## convolution_stage2
module convolution_stage2 (
          in1,
          in2,
          in3,
          in4,
          in5,
          in6,
          in7,
          in8,
          clk,
          rst,
          start,
          conv_out
  );
Settings: LEC_CHECK=0, ABC_AREA=1, CAP_MARGIN=20, CELL_PAD_IN_SITES_GLOBAL_PLACEMENT=3, CORE_ASPECT_RATIO=1.43, CORE_MARGIN=2, CORE_UTILIZATION=60, GPL_ROUTABILITY_DRIVEN=0, GPL_TIMING_DRIVEN=1, MAX_ROUTING_LAYER=met4, MIN_ROUTING_LAYER=met2, PLACE_DENSITY=0.49, SETUP_SLACK_MARGIN=-0.19, SLEW_MARGIN=25, TNS_END_PERCENT=95; clock period 14.5 ns.
run.sh (not shown) runs the stock make flow with config.mk's settings and CLKGATE_MAP_FILE=.
The starting point never finished: it broke off in 3_1_place_gp_skip_io on GPL-0301.
Then changed:
Settings changed: ABC_AREA 1 to default, CELL_PAD_IN_SITES_GLOBAL_PLACEMENT 3 to default, CORE_ASPECT_RATIO 1.43 to default, CORE_UTILIZATION 60 to 58, GPL_ROUTABILITY_DRIVEN 0 to default, GPL_TIMING_DRIVEN 1 to default, MAX_ROUTING_LAYER met4 to default, MIN_ROUTING_LAYER met2 to default, PLACE_DENSITY 0.49 to default, SETUP_SLACK_MARGIN -0.19 to default, SLEW_MARGIN 25 to 20, TNS_END_PERCENT 95 to default.
Clock period 14.5 ns to 10.0 ns, I/O delays scaled along.
Outcome: Now the flow completed, yet does not pass: negative setup slack; area after synthesis fell by 5.6%; synthesized cell count fell by 24%; die area fell by 2.4%.

* * *

== lane 1 ==
convolution_stage2 again, from the RTL that the note above started with.
clock: 21.5 ns
lec_check: 0
abc_area: 1
cap_margin: 0
cell_pad_in_sites_detail_placement: 0
core_margin: 2
core_utilization: 20
cts_cluster_diameter: 140
cts_cluster_size: 51
gpl_routability_driven: 1
min_routing_layer: met1
place_density: 0.68
slew_margin: 25
Lane 1 did not stop at any stage, and its layout met the timing, design-rule and antenna checks.
What lane 2 does differently from lane 1 at the input level:
==> flow/config.mk <==
export PLATFORM = sky130hd
export DESIGN_NAME = convolution_stage2
export DESIGN_NICKNAME = convolution_stage2
export VERILOG_FILES = /design/flow/design.v
export SDC_FILE = /design/flow/constraint.sdc
export NUM_CORES = 4
export LEC_CHECK = 0
export CAP_MARGIN = 20
export CORE_MARGIN = 2
export CORE_UTILIZATION = 52
export SLEW_MARGIN = 20
==> flow/constraint.sdc <==
create_clock -name core_clock -period 8.15 [get_ports {clk}]
set_input_delay 1.6300 -clock core_clock [delete_from_list [all_inputs] [get_ports {clk}]]
set_output_delay 1.6300 -clock core_clock [all_outputs]
set_load 0.01 [all_outputs]
Findings:
- Every stage of lane 2 finished as expected; the final checks, on the other hand, flagged setup timing, which means the layout fails.
- Synthesized cell count ended up 2281 lower on lane 2 than on lane 1.
- Of lane 2 and lane 1, it is lane 2 that has the lower summed standard-cell area reported by yosys.
- Taking lane 1 as the reference, in lane 2 data-path buffer share of cell area in the final layout moved up; critical path depth moved down.
- In lane 2, the global-route usage came out 21 points above the value in lane 1.

* * *

Starting RTL as in the previous note.
clock: 12.0 ns
lec_check: 0
cap_margin: 20
core_margin: 2
core_utilization: 70
cts_cluster_diameter: 209
cts_cluster_size: 41
hold_slack_margin: -0.05
max_routing_layer: met4
slew_margin: 30
The baseline aborted during 5_1_grt.
Next try:
--- a/flow/config.mk
+++ b/flow/config.mk
@@ -10,6 +10,3 @@
-export CORE_UTILIZATION = 70
-export CTS_CLUSTER_DIAMETER = 209
-export CTS_CLUSTER_SIZE = 41
-export HOLD_SLACK_MARGIN = -0.05
-export MAX_ROUTING_LAYER = met4
-export SLEW_MARGIN = 30
+export CORE_UTILIZATION = 45
+export GPL_TIMING_DRIVEN = 0
+export SLEW_MARGIN = 20
==> flow/constraint.sdc (replaced) <==
create_clock -name core_clock -period 14.0 [get_ports {clk}]
set_input_delay 2.8000 -clock core_clock [delete_from_list [all_inputs] [get_ports {clk}]]
set_output_delay 2.8000 -clock core_clock [all_outputs]
set_load 0.01 [all_outputs]
Now the flow finished but failed the layout checks on antenna rules, setup timing. Die area came out higher by about 55%. Synthesized area does not change. Synthesized cell count is unchanged.
